==> job 4014 <==
Design ArquitecturaHybridARMIPS, start of the top module:
module ArquitecturaHybridARMIPS(input logic clk, reset,
										  output logic [31:0] imem_addr,
										  input logic [31:0] imem_rdata,
										  output logic [31:0] mem_addr,
										  output logic dmem_we,
										  output logic [31:0] dmem_wdata,
										  input logic [31:0] dmem_rdata,
										  output logic pmem_we,
										  output logic [1:0] pmem_wdata,
										  input logic [1:0] pmem_rdata,
										  output logic rf_we,
										  output logic [3:0] rf_waddr,
										  output logic [31:0] rf_wdata);
make LEC_CHECK=0 CAP_MARGIN=20 CORE_MARGIN=2 CORE_UTILIZATION=68 CTS_CLUSTER_SIZE=31 MAX_ROUTING_LAYER=met4 SLEW_MARGIN=20 finish   # period 12.5 ns
run.sh (not shown) runs the stock make flow with config.mk's settings and CLKGATE_MAP_FILE=.
==> job 4467 (differences from job 4014) <==
--- a/flow/config.mk
+++ b/flow/config.mk
@@ -9,5 +9,4 @@
 export CORE_MARGIN = 2
-export CORE_UTILIZATION = 68
-export CTS_CLUSTER_SIZE = 31
-export MAX_ROUTING_LAYER = met4
+export CORE_UTILIZATION = 58
+export SETUP_SLACK_MARGIN = 0.87
 export SLEW_MARGIN = 20
==> flow/constraint.sdc (replaced) <==
create_clock -name core_clock -period 8.14 [get_ports {clk}]
set_input_delay 1.6280 -clock core_clock [delete_from_list [all_inputs] [get_ports {clk}]]
set_output_delay 1.6280 -clock core_clock [all_outputs]
set_load 0.01 [all_outputs]
==> job 9897 (differences from job 4014) <==
--- a/flow/config.mk
+++ b/flow/config.mk
@@ -9,5 +9,4 @@
 export CORE_MARGIN = 2
-export CORE_UTILIZATION = 68
-export CTS_CLUSTER_SIZE = 31
-export MAX_ROUTING_LAYER = met4
+export CORE_UTILIZATION = 71
+export CTS_CLUSTER_SIZE = 18
 export SLEW_MARGIN = 20
==> summary of the runs <==
- Job 4014 aborted during 5_1_grt (GRT-0232). Job 9897 stopped in 5_1_grt. Job 4467 finished but failed the layout checks on setup timing.
- In synthesized area, job 4467 and job 4014 do not differ.
- Synthesized cell count is the same in job 4467 and job 9897.
- In job 4467 the die area is larger than in job 4014, by about 17%.

---

==> inputs of job 2845 <==
ArquitecturaHybridARMIPS again, from the RTL that the note above started with.
## ArquitecturaHybridARMIPS
module ArquitecturaHybridARMIPS(input logic clk, reset,
										  output logic [31:0] imem_addr,
										  input logic [31:0] imem_rdata,
										  output logic [31:0] mem_addr,
										  output logic dmem_we,
										  output logic [31:0] dmem_wdata,
										  input logic [31:0] dmem_rdata,
										  output logic pmem_we,
										  output logic [1:0] pmem_wdata,
										  input logic [1:0] pmem_rdata,
										  output logic rf_we,
										  output logic [3:0] rf_waddr,
										  output logic [31:0] rf_wdata);
==> flow/config.mk <==
export PLATFORM = sky130hd
export DESIGN_NAME = ArquitecturaHybridARMIPS
export DESIGN_NICKNAME = ArquitecturaHybridARMIPS
export VERILOG_FILES = /design/flow/design.v
export SDC_FILE = /design/flow/constraint.sdc
export NUM_CORES = 4
export LEC_CHECK = 0
export CAP_MARGIN = 20
export CELL_PAD_IN_SITES_DETAIL_PLACEMENT = 1
export CORE_ASPECT_RATIO = 0.73
export CORE_MARGIN = 2
export CORE_UTILIZATION = 40
export CTS_CLUSTER_DIAMETER = 280
export HOLD_SLACK_MARGIN = 0.2
export SLEW_MARGIN = 20
==> flow/constraint.sdc <==
create_clock -name core_clock -period 20.8 [get_ports {clk}]
set_input_delay 4.1600 -clock core_clock [delete_from_list [all_inputs] [get_ports {clk}]]
set_output_delay 4.1600 -clock core_clock [all_outputs]
set_load 0.01 [all_outputs]
==> job 2862 (differences from job 2845) <==
- CELL_PAD_IN_SITES_DETAIL_PLACEMENT: 1 -> not set
- CORE_ASPECT_RATIO: 0.73 -> not set
- CORE_UTILIZATION: 40 -> 72
- CTS_CLUSTER_DIAMETER: 280 -> not set
- CTS_CLUSTER_SIZE: not set -> 49
- HOLD_SLACK_MARGIN: 0.2 -> not set
- MAX_ROUTING_LAYER: not set -> met4
- PLACE_DENSITY_LB_ADDON: not set -> 0.01
- SETUP_SLACK_MARGIN: not set -> 4.12
- TNS_END_PERCENT: not set -> 5
==> flow/constraint.sdc (replaced) <==
create_clock -name core_clock -period 13.9 [get_ports {clk}]
set_input_delay 2.7800 -clock core_clock [delete_from_list [all_inputs] [get_ports {clk}]]
set_output_delay 2.7800 -clock core_clock [all_outputs]
set_load 0.01 [all_outputs]
==> job 9098 (differences from job 2845) <==
- CELL_PAD_IN_SITES_DETAIL_PLACEMENT: 1 -> not set
- CORE_ASPECT_RATIO: 0.73 -> not set
- CORE_UTILIZATION: 40 -> 70
- CTS_CLUSTER_DIAMETER: 280 -> not set
- HOLD_SLACK_MARGIN: 0.2 -> not set
- MAX_ROUTING_LAYER: not set -> met4
- SETUP_SLACK_MARGIN: not set -> 0.21
==> flow/constraint.sdc (replaced) <==
create_clock -name core_clock -period 11.0 [get_ports {clk}]
set_input_delay 2.2000 -clock core_clock [delete_from_list [all_inputs] [get_ports {clk}]]
set_output_delay 2.2000 -clock core_clock [all_outputs]
set_load 0.01 [all_outputs]
==> out/metrics.yaml <==
status: "finished clean"
worstSetupEndpoint: "EXE.UniCondicion.REG.out[0]"
combGateArea_um2: 25200
intPower_mw: 3.25
path_delay_family: "adder cells"
ff_count: 840
die_w_um: 417
drc_errors: 0
grt_start_max_net_pins: 145
maxSlewViolCount: 0
powerDensity_nw_per_um2: 92.5
core_um2: 123000
n_fill_cell: 13676
Source of the figures above: job 2845

==> out/metrics.yaml <==
haltStage: "global routing"
xor_area_share_pct: 0.790
place_ws_ps: -1790
rows: 97
die_w_um: 271
place_inst: 6119
post_cts_buffers: 4
status: "did not finish"
post_dp_cell_area_um2: 52600
ys_top_logic_family: "simple AND/OR/NAND/NOR gates"
dieArea_um2: 73400
synth_area_um2: 49900
core_um2: 70300
flop_cell: "edfxtp_1"
cts_hold_buffers: 0
yosysCellCount: 5322
Source of the figures above: job 9098

==> out/metrics.yaml <==
status: "did not finish"
haltStage: "global routing"
first-error: "[ERROR GRT-0232] Routing congestion too high. Check the congestion heatmap in the GUI."
grtUsageTotal_pct: 81.8
cts_root_buf: "clkbuf_16"
core_um2: 68600
netlist_instances: 5322
post_cts_buffers: 10
synth.distinct_cells: 90
Source of the figures above: job 2862


---

==> maple <==
Starting RTL as in the previous note.
==> flow/config.mk <==
export PLATFORM = sky130hd
export DESIGN_NAME = ArquitecturaHybridARMIPS
export DESIGN_NICKNAME = ArquitecturaHybridARMIPS
export VERILOG_FILES = /design/flow/design.v
export SDC_FILE = /design/flow/constraint.sdc
export NUM_CORES = 4
export LEC_CHECK = 0
export ABC_AREA = 1
export CAP_MARGIN = 25
export CELL_PAD_IN_SITES_DETAIL_PLACEMENT = 0
export CORE_ASPECT_RATIO = 1.97
export CORE_MARGIN = 10
export CORE_UTILIZATION = 41
export CTS_CLUSTER_DIAMETER = 25
export CTS_CLUSTER_SIZE = 50
export GPL_ROUTABILITY_DRIVEN = 1
export GPL_TIMING_DRIVEN = 1
export MAX_ROUTING_LAYER = met5
export MIN_ROUTING_LAYER = met1
export PLACE_DENSITY_LB_ADDON = 0.09
export SLEW_MARGIN = 35
export TNS_END_PERCENT = 20
==> flow/constraint.sdc <==
create_clock -name core_clock -period 10.3 [get_ports {clk}]
set_input_delay 2.0600 -clock core_clock [delete_from_list [all_inputs] [get_ports {clk}]]
set_output_delay 2.0600 -clock core_clock [all_outputs]
set_load 0.01 [all_outputs]
==> nickel: changes against maple <==
==> flow/config.mk (replaced) <==
export PLATFORM = sky130hd
export DESIGN_NAME = ArquitecturaHybridARMIPS
export DESIGN_NICKNAME = ArquitecturaHybridARMIPS
export VERILOG_FILES = /design/flow/design.v
export SDC_FILE = /design/flow/constraint.sdc
export NUM_CORES = 4
export LEC_CHECK = 0
export CAP_MARGIN = 20
export CORE_MARGIN = 2
export CORE_UTILIZATION = 66
export CTS_CLUSTER_SIZE = 61
export MAX_ROUTING_LAYER = met4
export SLEW_MARGIN = 20
==> flow/constraint.sdc (replaced) <==
create_clock -name core_clock -period 12.5 [get_ports {clk}]
set_input_delay 2.5000 -clock core_clock [delete_from_list [all_inputs] [get_ports {clk}]]
set_output_delay 2.5000 -clock core_clock [all_outputs]
set_load 0.01 [all_outputs]
==> notes <==
Against nickel, the synthesized cell count of maple is higher by 18%. In nickel the die area is smaller than in maple, by about 40%. Against nickel, the synthesized area of maple is smaller by about 3%. nickel stopped in 5_1_grt. maple finished but fails on negative setup slack.
==> figures <==
quantity	nickel	maple
Floorplan core area	74700 um^2	117000 um^2
Total Die Area	77800 um^2	133000 um^2
Post-synthesis cell type count	90	55
Area after detailed placement	52400 um^2	51600 um^2
Fraction of the mapped netlist area in compound gates	0.129	0.167
CTS H-tree depth	3	4
Hpwl dp	157 mm	163 mm
Simple share	0.200	0.229
Quantity of gates resized following cts	16	18
Number of standard cells reported by yosys	5322	6274
Result of the run	aborted with a tool error	complete, but fails checks
Failing step	5_1_grt	-
Reasons for failing layout checks	-	negative setup slack

---

==> v14: inputs <==
Starting RTL as in the previous note.
Design ArquitecturaHybridARMIPS, start of the top module:
module ArquitecturaHybridARMIPS(input logic clk, reset,
										  output logic [31:0] imem_addr,
										  input logic [31:0] imem_rdata,
										  output logic [31:0] mem_addr,
										  output logic dmem_we,
										  output logic [31:0] dmem_wdata,
										  input logic [31:0] dmem_rdata,
										  output logic pmem_we,
										  output logic [1:0] pmem_wdata,
										  input logic [1:0] pmem_rdata,
										  output logic rf_we,
										  output logic [3:0] rf_waddr,
										  output logic [31:0] rf_wdata);
clock: 24.0 ns
lec_check: 0
cap_margin: 20
cell_pad_in_sites_global_placement: 0
core_aspect_ratio: 0.54
core_margin: 5
core_utilization: 21
cts_cluster_size: 53
gpl_routability_driven: 1
hold_slack_margin: 0.13
place_density: 0.69
setup_slack_margin: 4.69
slew_margin: 20
tns_end_percent: 50
==> v38: changes against v14 <==
- CELL_PAD_IN_SITES_GLOBAL_PLACEMENT: 0 -> unset
- CORE_ASPECT_RATIO: 0.54 -> unset
- CORE_MARGIN: 5 -> 2
- CORE_UTILIZATION: 21 -> 72
- CTS_CLUSTER_SIZE: 53 -> 61
- GPL_ROUTABILITY_DRIVEN: 1 -> unset
- HOLD_SLACK_MARGIN: 0.13 -> unset
- MAX_ROUTING_LAYER: unset -> met4
- PLACE_DENSITY: 0.69 -> unset
- PLACE_DENSITY_LB_ADDON: unset -> 0.01
- SETUP_SLACK_MARGIN: 4.69 -> 3.41
- TNS_END_PERCENT: 50 -> unset
==> flow/constraint.sdc (replaced) <==
create_clock -name core_clock -period 11.9 [get_ports {clk}]
set_input_delay 2.3800 -clock core_clock [delete_from_list [all_inputs] [get_ports {clk}]]
set_output_delay 2.3800 -clock core_clock [all_outputs]
set_load 0.01 [all_outputs]
==> summary of the runs <==
v14 ran to the end with no violations. v38 did not get past global routing.
Area after synthesis is the same in v38 and v14.
In die area, v14 is at 3.5 times the value of v38.
In synthesized cell count, v14 and v38 do not differ.

---

==> run Y: inputs <==
ArquitecturaHybridARMIPS again, from the RTL that the note above started with.
clock: 13.0 ns
lec_check: 0
cap_margin: 10
core_margin: 5
core_utilization: 40
cts_cluster_diameter: 150
hold_slack_margin: 0.16
slew_margin: 15
==> run P (differences from run Y) <==
- ABC_AREA: not set -> 1
- CAP_MARGIN: 10 -> 20
- CORE_MARGIN: 5 -> 2
- CORE_UTILIZATION: 40 -> 72
- CTS_CLUSTER_DIAMETER: 150 -> 26
- CTS_CLUSTER_SIZE: not set -> 15
- HOLD_SLACK_MARGIN: 0.16 -> 0.29
- PLACE_DENSITY_LB_ADDON: not set -> 0.13
- SETUP_SLACK_MARGIN: not set -> 1.83
- SLEW_MARGIN: 15 -> 20
==> flow/constraint.sdc (replaced) <==
create_clock -name core_clock -period 6.26 [get_ports {clk}]
set_input_delay 1.2520 -clock core_clock [delete_from_list [all_inputs] [get_ports {clk}]]
set_output_delay 1.2520 -clock core_clock [all_outputs]
set_load 0.01 [all_outputs]
==> run M (differences from run Y) <==
- ABC_AREA: not set -> 1
- CAP_MARGIN: 10 -> 40
- CELL_PAD_IN_SITES_DETAIL_PLACEMENT: not set -> 1
- CORE_ASPECT_RATIO: not set -> 1.42
- CORE_MARGIN: 5 -> 2
- CTS_CLUSTER_DIAMETER: 150 -> 307
- GPL_ROUTABILITY_DRIVEN: not set -> 0
- HOLD_SLACK_MARGIN: 0.16 -> 0.2
- MAX_ROUTING_LAYER: not set -> met4
- MIN_ROUTING_LAYER: not set -> met2
- PLACE_DENSITY: not set -> 0.83
- SLEW_MARGIN: 15 -> 0
- TNS_END_PERCENT: not set -> 90
==> flow/constraint.sdc (replaced) <==
create_clock -name core_clock -period 15.9 [get_ports {clk}]
set_input_delay 3.1800 -clock core_clock [delete_from_list [all_inputs] [get_ports {clk}]]
set_output_delay 3.1800 -clock core_clock [all_outputs]
set_load 0.01 [all_outputs]
==> run H (differences from run Y) <==
- CAP_MARGIN: 10 -> 20
- CORE_MARGIN: 5 -> 2
- CORE_UTILIZATION: 40 -> 66
- CTS_CLUSTER_DIAMETER: 150 -> not set
- HOLD_SLACK_MARGIN: 0.16 -> not set
- MAX_ROUTING_LAYER: not set -> met4
- SLEW_MARGIN: 15 -> 20
==> flow/constraint.sdc (replaced) <==
create_clock -name core_clock -period 11.0 [get_ports {clk}]
set_input_delay 2.2000 -clock core_clock [delete_from_list [all_inputs] [get_ports {clk}]]
set_output_delay 2.2000 -clock core_clock [all_outputs]
set_load 0.01 [all_outputs]
==> results <==
item	run Y	run M	run P	run H
Share of cell area taken by multi-input logic gates	0.447	-	-	0.453
Outcome	complete, but fails checks	did not finish	did not finish	complete, but fails checks
Last stage reached	-	global routing (5_1_grt)	global routing (5_1_grt)	-
Layout check failures	setup timing	-	-	setup timing
Number of fillers in the final layout	11714	-	-	4593
Post-Route Hold Slack	0.411 ns	-	-	0.415 ns
Detailed Route Iter0 Violations	5934	-	-	11391
Internal cell power	5.40 mW	-	-	6.17 mW
Worst Max-Slew Pin Slew	1.37 ns	-	-	1.40 ns
Setup slack of the worst register-to-register path	-0.007 ns	-	-	-1.93 ns
Drc violations	0	-	-	0
Min Tclk post-route	13.01 ns	-	-	12.93 ns
Core Rows	129	151	94	100
Final routed wirelength across all metal layers	235000 µm	-	-	231000 µm
Clock Skew	0.0285 ns	-	-	0.107 ns
Post-CTS sizing	1	1	168	9
Final number of max-transition violations	0	-	-	0
Launching instance or port of the critical path	DE_EXE.out[110]$_SDFF_PP0_	-	-	DE_EXE.out[104]$_SDFF_PP0_

---

==> inputs of run a <==
ArquitecturaHybridARMIPS again, from the RTL that the note above started with.
clock: 7.77 ns
lec_check: 0
abc_area: 0
cap_margin: 40
cell_pad_in_sites_detail_placement: 1
core_aspect_ratio: 1.42
core_margin: 2
core_utilization: 40
cts_cluster_diameter: 307
gpl_routability_driven: 0
hold_slack_margin: 0.2
max_routing_layer: met4
min_routing_layer: met2
place_density: 0.83
slew_margin: 0
==> run b: changes against run a <==
==> flow/config.mk (replaced) <==
export PLATFORM = sky130hd
export DESIGN_NAME = ArquitecturaHybridARMIPS
export DESIGN_NICKNAME = ArquitecturaHybridARMIPS
export VERILOG_FILES = /design/flow/design.v
export SDC_FILE = /design/flow/constraint.sdc
export NUM_CORES = 4
export LEC_CHECK = 0
export ABC_AREA = 0
export CAP_MARGIN = 20
export CELL_PAD_IN_SITES_DETAIL_PLACEMENT = 0
export CORE_ASPECT_RATIO = 1.97
export CORE_MARGIN = 10
export CORE_UTILIZATION = 41
export CTS_CLUSTER_DIAMETER = 25
export CTS_CLUSTER_SIZE = 50
export GPL_ROUTABILITY_DRIVEN = 0
export GPL_TIMING_DRIVEN = 1
export MAX_ROUTING_LAYER = met5
export MIN_ROUTING_LAYER = met2
export PLACE_DENSITY = 0.77
export SLEW_MARGIN = 20
export TNS_END_PERCENT = 20
==> flow/constraint.sdc (replaced) <==
create_clock -name core_clock -period 10.3 [get_ports {clk}]
set_input_delay 2.0600 -clock core_clock [delete_from_list [all_inputs] [get_ports {clk}]]
set_output_delay 2.0600 -clock core_clock [all_outputs]
set_load 0.01 [all_outputs]
==> run c: changes against run a <==
==> flow/config.mk (replaced) <==
export PLATFORM = sky130hd
export DESIGN_NAME = ArquitecturaHybridARMIPS
export DESIGN_NICKNAME = ArquitecturaHybridARMIPS
export VERILOG_FILES = /design/flow/design.v
export SDC_FILE = /design/flow/constraint.sdc
export NUM_CORES = 4
export LEC_CHECK = 0
export CAP_MARGIN = 20
export CORE_MARGIN = 2
export CORE_UTILIZATION = 57
export SETUP_SLACK_MARGIN = 1.91
export SLEW_MARGIN = 20
==> flow/constraint.sdc (replaced) <==
create_clock -name core_clock -period 7.83 [get_ports {clk}]
set_input_delay 1.5660 -clock core_clock [delete_from_list [all_inputs] [get_ports {clk}]]
set_output_delay 1.5660 -clock core_clock [all_outputs]
set_load 0.01 [all_outputs]
==> run d: changes against run a <==
==> flow/config.mk (replaced) <==
export PLATFORM = sky130hd
export DESIGN_NAME = ArquitecturaHybridARMIPS
export DESIGN_NICKNAME = ArquitecturaHybridARMIPS
export VERILOG_FILES = /design/flow/design.v
export SDC_FILE = /design/flow/constraint.sdc
export NUM_CORES = 4
export LEC_CHECK = 0
export ABC_AREA = 0
export CAP_MARGIN = 20
export CELL_PAD_IN_SITES_DETAIL_PLACEMENT = 0
export CORE_ASPECT_RATIO = 1.01
export CORE_MARGIN = 2
export CORE_UTILIZATION = 70
export CTS_CLUSTER_SIZE = 77
export GPL_TIMING_DRIVEN = 1
export MAX_ROUTING_LAYER = met5
export SLEW_MARGIN = 20
export TNS_END_PERCENT = 20
==> flow/constraint.sdc (replaced) <==
create_clock -name core_clock -period 11.6 [get_ports {clk}]
set_input_delay 2.3200 -clock core_clock [delete_from_list [all_inputs] [get_ports {clk}]]
set_output_delay 2.3200 -clock core_clock [all_outputs]
set_load 0.01 [all_outputs]
==> results <==
|  | run a | run c | run b | run d |
|---|---|---|---|---|
| Number of cell instances after yosys synthesis | 5322 | 5322 | 5322 | 5322 |
| Core utilization before placement | 0.403 | 0.575 | 0.413 | 0.706 |
| CTS root buf | sky130_fd_sc_hd__clkbuf_16 | sky130_fd_sc_hd__clkbuf_16 | sky130_fd_sc_hd__clkbuf_16 | sky130_fd_sc_hd__clkbuf_16 |
| Mean instance size in the synthesized netlist | 9.37 um^2 | 9.37 um^2 | 9.37 um^2 | 9.37 um^2 |
| Post-Place Cells | 6930 | 6489 | 6744 | 6136 |
| Buffers inserted during post-CTS setup optimization | 12 | 11 | 2 | 1 |
| Chip Width | 300 um | 300 um | 269 um | 270 um |
| Num CTS Buffers | 82 | 90 | 138 | 86 |
| Routability-driven placement congestion ratio | - | 1.17 | - | 1.21 |
| Simple-Gate Area Share | 0.200 | 0.200 | 0.200 | 0.200 |
| Die span in y | 425 um | 300 um | 510 um | 272 um |
| CTS-repair resized insts | 62 | 107 | 18 | 3 |
| Total placed instance area | 54600 um^2 | 54300 um^2 | 53500 um^2 | 52600 um^2 |
| Run status | did not finish | failed layout checks | did not finish | did not finish |
| Stage where the flow stopped | global routing | - | global routing | global routing |
| Layout check failures | - | setup timing | - | - |
| Die ar. | 128000 um^2 | 89900 um^2 | 137000 um^2 | 73400 um^2 |
| Estimated wirelength of the detail-placed design | 180 mm | 161 mm | 152 mm | 150 mm |
| Count of H-tree levels built during CTS | 3 | 3 | 4 | 3 |
| Core box area | 124000 um^2 | 86800 um^2 | 121000 um^2 | 70600 um^2 |
| Standard-cell rows | 154 | 108 | 179 | 98 |
| Pre-CTS setup slack | -5780 ps | -5020 ps | -2810 ps | -1320 ps |
| Flip-flop cell with the highest count after synthesis | sky130_fd_sc_hd__edfxtp_1 | sky130_fd_sc_hd__edfxtp_1 | sky130_fd_sc_hd__edfxtp_1 | sky130_fd_sc_hd__edfxtp_1 |
No activity file was given, so power comes from the tool's default toggle rates.
